// top
module top (
	input sysclk,     
	input rst,        
	input button_in,
	input [15:0] student_id,
	output[3:0] D5_out,	
	output[3:0] D4_out,	
	output[3:0] D3_out,	
	output[3:0] D2_out,	
	output[3:0] D1_out		
);
For scale: about 3500 cells after synthesis, about 0.023 mm^2 of cells after synthesis.
clock: 24.7 ns
lec_check: 0
abc_area: 1
cap_margin: 20
cell_pad_in_sites_detail_placement: 2
cell_pad_in_sites_global_placement: 3
core_aspect_ratio: 0.81
core_margin: 2
core_utilization: 65
gpl_routability_driven: 0
gpl_timing_driven: 1
max_routing_layer: met4
min_routing_layer: met2
place_density_lb_addon: 0.03
setup_slack_margin: 5.0
slew_margin: 30
run.sh (not shown) runs the stock make flow with config.mk's settings and CLKGATE_MAP_FILE=.
The baseline never finished: it broke off in 3_1_place_gp_skip_io.
Edit:
ABC_AREA = default   (was 1)
CELL_PAD_IN_SITES_DETAIL_PLACEMENT = default   (was 2)
CELL_PAD_IN_SITES_GLOBAL_PLACEMENT = default   (was 3)
CORE_ASPECT_RATIO = default   (was 0.81)
CORE_UTILIZATION = 40   (was 65)
GPL_ROUTABILITY_DRIVEN = default   (was 0)
GPL_TIMING_DRIVEN = default   (was 1)
MAX_ROUTING_LAYER = default   (was met4)
MIN_ROUTING_LAYER = default   (was met2)
PLACE_DENSITY_LB_ADDON = default   (was 0.03)
SETUP_SLACK_MARGIN = default   (was 5.0)
SLEW_MARGIN = 20   (was 30)
clock period = 20.1 ns   (was 24.7 ns; I/O delays follow)
Result:
- This time the run finished with timing, DRC and antenna clean
- synthesized area grows by 0.35%
- die size grows by 62%
- synthesized cell count shrinks by 15%
Edit:
CORE_UTILIZATION = 71   (was 40)
clock period = 12.3 ns   (was 20.1 ns; I/O delays follow)
After rerunning: The new run completed and failed the layout checks on negative setup slack; routed wire length goes up by 44%; count of clock-buffer cells in the layout is higher by 2; power came out higher by 120%; clock power went up by 57%; worst setup slack got worse by 2200 ps.
Edit:
CTS_CLUSTER_SIZE = 37   (was default)
HOLD_SLACK_MARGIN = -0.1   (was default)
After rerunning: The changed run completed, yet does not pass: negative setup slack. Area after synthesis stays the same. Global-route usage stays the same. Total power is unchanged.
Edit:
CORE_UTILIZATION = 60   (was 71)
CTS_CLUSTER_SIZE = default   (was 37)
HOLD_SLACK_MARGIN = default   (was -0.1)
clock period = 13.6 ns   (was 12.3 ns; I/O delays follow)
Outcome:
- With this change the flow passed the timing, DRC and antenna checks
- power falls by 30%
- flip-flop count is unchanged
- worst setup slack gets better by 1300 ps
- routed wire length falls by about 30%
- sequential share of layout area rises by 1.1 points

* * *

## job 151
The RTL this note starts from:
==> flow/design.v <==
module rtcClkDivider (
	input sys_clk,
	input rst,
	output tick_500Hz,  
	output tick_5s      
);
reg [10:0]counter1;
reg [128:0] counter2;
parameter KEYCHANGE_PERIOD = 5 ;   
localparam [128:0] ctrl = KEYCHANGE_PERIOD*10;
always @(posedge sys_clk) begin
	if (rst) begin
		counter1 <= 0;
		counter2 <= 0;
	end
	else begin
		if (counter1==999) begin
			counter1 <=counter1+1;
		end
		else if (counter1==1999) begin
			counter1 <=0;
		end
		else begin
			counter1<=counter1+1;
		end
		if (counter2==(ctrl/2-1)) begin
			counter2 <=counter2+1;
		end
		else if (counter2==(ctrl-1)) begin
			counter2 <=0;
		end
		else begin
			counter2 <=counter2+1;
		end
	end
end
assign tick_500Hz = !rst && (counter1==999) ;
assign tick_5s = !rst && (counter2==(ctrl/2-1)) ;
endmodule
module timekeeper (
	input clk,     
	input rst,
	input en,
	output[15:0] cur_time	
);
reg [15:0] ct;
always @(posedge clk) begin
	if (rst) begin
		ct <= 0;
	end
	else if (en) begin
		if (ct==16'b1111111111111111) begin
			ct<=0;
		end
		else begin
			ct<=ct+1;
		end
	end
end
assign cur_time =ct ;
endmodule
module hasher (
	input clk,     
	input rst,
	input en,
	input [15:0] cur_time,
	input [15:0] student_id,
	output [15:0] cur_hash	
);
reg [31:0] prev_hash;
reg [15:0] curhash;
always @(*) begin
	prev_hash=cur_hash;
	prev_hash=(cur_time^student_id)-prev_hash;
	prev_hash=prev_hash*prev_hash;
	prev_hash=prev_hash>>8;
	prev_hash=prev_hash & 16'b1111111111111111;
end
always @(posedge clk) begin
	if (rst) begin
		curhash <= 0;
	end
	else if (en) begin
		curhash <= prev_hash[15:0];
	end
end
assign cur_hash = curhash ;
endmodule
module buttonFsm (
	input clk,
	input rst,
	input en,
	input button,    
	output stateful_button
);
reg sb;
reg [1:0] state;
always @(posedge clk) begin
	if (rst) begin
		state <= 0;
	end
	else if (en) begin
	case(state)
	0:
	begin
		if (button) begin
			state <=3;
		end
		else begin
			state <=0;	
		end	
	end
	1:
	begin
		if (button) begin
			state <=2;
		end
		else begin
			state <=1;	
		end	
	end
	2:
	begin
		if (button) begin
			state <=2;
		end
		else begin
			state <=0;	
		end	
	end
	3:
	begin
		if (button) begin
			state <=3;
		end
		else begin
			state <=1;	
		end	
	end
	default: begin
	end
	endcase
	end
end
always @(state or button) begin
	sb=0;
	case(state)
	0:
	begin
		if (button) begin
			sb=1;
		end
		else begin
			sb=0;	
		end	
	end
	1:
	begin
		if (button) begin
			sb=0;
		end
		else begin
			sb=1;	
		end	
	end
	2:
	begin
		if (button) begin
			sb=0;
		end
		else begin
			sb=0;
		end	
	end
	3:
	begin
		if (button) begin
			sb=1;
		end
		else begin
			sb=1;
		end	
	end
	default:
	 begin
	end
	endcase
end
assign stateful_button = sb ;
endmodule
module b16toBCD (
	input [15:0] to_display,
	input enable,
	output [3:0] D5,	
	output [3:0] D4,	
	output [3:0] D3,	
	output [3:0] D2,	
	output [3:0] D1	
);
	reg [15:0] temp;
	reg [3:0] t5;	
	reg [3:0] t4;
	reg [3:0] t3;
	reg [3:0] t2;
	reg [3:0] t1;
	always @(enable or to_display) begin
		temp = to_display ;
		if (enable==0) begin
			t5 = 4'b1111 ;
			t4 = 4'b1111 ;
			t3 = 4'b1111 ;
			t2 = 4'b1111 ;
			t1 = 4'b1111 ;
		end	
		else begin
			t1 = temp % 10 ;
			temp =temp/10 ;
			t2 = temp % 10 ;
			temp =temp/10 ;
			t3 = temp % 10 ;
			temp =temp/10 ;
			t4 = temp % 10 ;
			temp =temp/10 ;
			t5 = temp % 10 ;
		end
	end
	assign D5 =t5 ;
	assign D4 = t4 ;
	assign D3 = t3 ;
	assign D2 =  t2;
	assign D1 = t1 ;
endmodule
module top (
	input sysclk,     
	input rst,        
	input button_in,
	input [15:0] student_id,
	output[3:0] D5_out,	
	output[3:0] D4_out,	
	output[3:0] D3_out,	
	output[3:0] D2_out,	
	output[3:0] D1_out		
);
wire tick500;
wire tick5s;
wire [15:0] curtime;
wire [15:0] curhash;
wire disp;
rtcClkDivider clkd(
	.sys_clk(sysclk),    
	.rst(rst),
	.tick_500Hz(tick500), 
	.tick_5s(tick5s)
	);
timekeeper timekep(
	.clk(sysclk),    
	.rst(rst),
	.en(tick5s),
	.cur_time(curtime)	
	);
hasher hs(
	.clk(sysclk),  
	.rst(rst),
	.en(tick5s),
	.cur_time(curtime),
	.student_id(student_id),
	.cur_hash(curhash)	
	);
buttonFsm button(
	.clk(sysclk),
	.rst(rst),
	.en(tick500),
	.button(button_in),    
	.stateful_button(disp)
	);
b16toBCD display(
	.to_display(curhash),
	.enable(disp),
	.D5(D5_out),	
	.D4(D4_out),
	.D3(D3_out),
	.D2(D2_out),
	.D1(D1_out)
	);
endmodule
clock: 15.5 ns
lec_check: 0
abc_area: 1
cap_margin: 30
cell_pad_in_sites_detail_placement: 0
cell_pad_in_sites_global_placement: 0
core_aspect_ratio: 0.95
core_margin: 2
core_utilization: 72
cts_cluster_size: 70
place_density_lb_addon: 0.12
slew_margin: 20
tns_end_percent: 100
Job 151 -> stages 100% | layout checks FAIL | setup timing
## Diff of input files: job 4645 against job 151
- clearing CORE_ASPECT_RATIO, which used to be 0.95
- swapping 72 for 71 in CORE_UTILIZATION
- swapping 30 for 20 in CAP_MARGIN
- clearing CELL_PAD_IN_SITES_GLOBAL_PLACEMENT, which used to be 0
- clearing PLACE_DENSITY_LB_ADDON, which used to be 0.12
- swapping 70 for 74 in CTS_CLUSTER_SIZE
- clearing TNS_END_PERCENT, which used to be 100
- clearing CELL_PAD_IN_SITES_DETAIL_PLACEMENT, which used to be 0
- swapping 15.5 for 11.3 in the clock period (ns, I/O delays scaled along)
Cmp job 151 and job 4645 / initial core utilization / higher: job 151
Between job 151 and job 4645, the flow reports global placement routability congestion decreasing slightly.
Number of placement rows up 3.1% in job 4645 wrt job 151
In job 4645, the placed instance area came out 18% above the value in job 151.
Comparing job 151 and job 4645, the lower number of instances in the placed design is on job 151.
Job 4645 failed in 5_1_grt with GRT-0116.
[inputs] job 412 vs job 4645
- swapping 71 for 55 in CORE_UTILIZATION
- clearing CTS_CLUSTER_SIZE, which used to be 74
- swapping 11.3 for 15.4 in the clock period (ns, I/O delays scaled along)
### Flow results
Every stage of job 412 finished as expected; the final checks, on the other hand, flagged setup timing, which means the layout fails.
The cell total in the yosys stat output was comparable across job 412 and job 4645.
Looking at post-cts gate resize count across job 412 and job 4645, the one that comes out lower is job 412.
Synthesized netlist cell count delta (job 412 -> job 4645): insignificant
Delta(row count, job 412 - job 4645) > 0
Summary of job 412 over job 4645: horizontal die dimension now larger, HPWL after detailed placement -24%.
On worst setup slack after placement, job 4645 loses to job 412.
Synthesized area came out exactly the same in job 412 and job 4645.
Job 412 vs job 4645: effective utilization at floorplan down
[inputs] job 6048 vs job 412
- an added SETUP_SLACK_MARGIN of 3.9
- a change of CORE_UTILIZATION from 55 to 54
- a deleted ABC_AREA that had been 1
- a change of the clock period (ns, I/O delays scaled along) from 15.4 to 13.6
[summary]
- Having completed the whole flow, job 6048 delivered a layout that passed the timing, DRC and antenna checks.
- On job 6048: final design utilization is 4.2 points higher than what job 412 gave.
- Sort job 6048 and job 412 by delay contributed by the slowest stage of the critical path, ascending, and job 412 comes first.
- The clock share of power in job 6048 sits 2.5 points below the value recorded for job 412.
- Against job 412, non-clock buffer count in job 6048 rose by more than half.
- Job 412 -> job 6048: overall power consumption increased by more than a quarter
- Cell area after technology mapping in job 6048 is 83 um^2 above job 412.
- | cell internal power dissipation | higher: job 6048 |
Power is estimated from default activity; no workload was simulated.
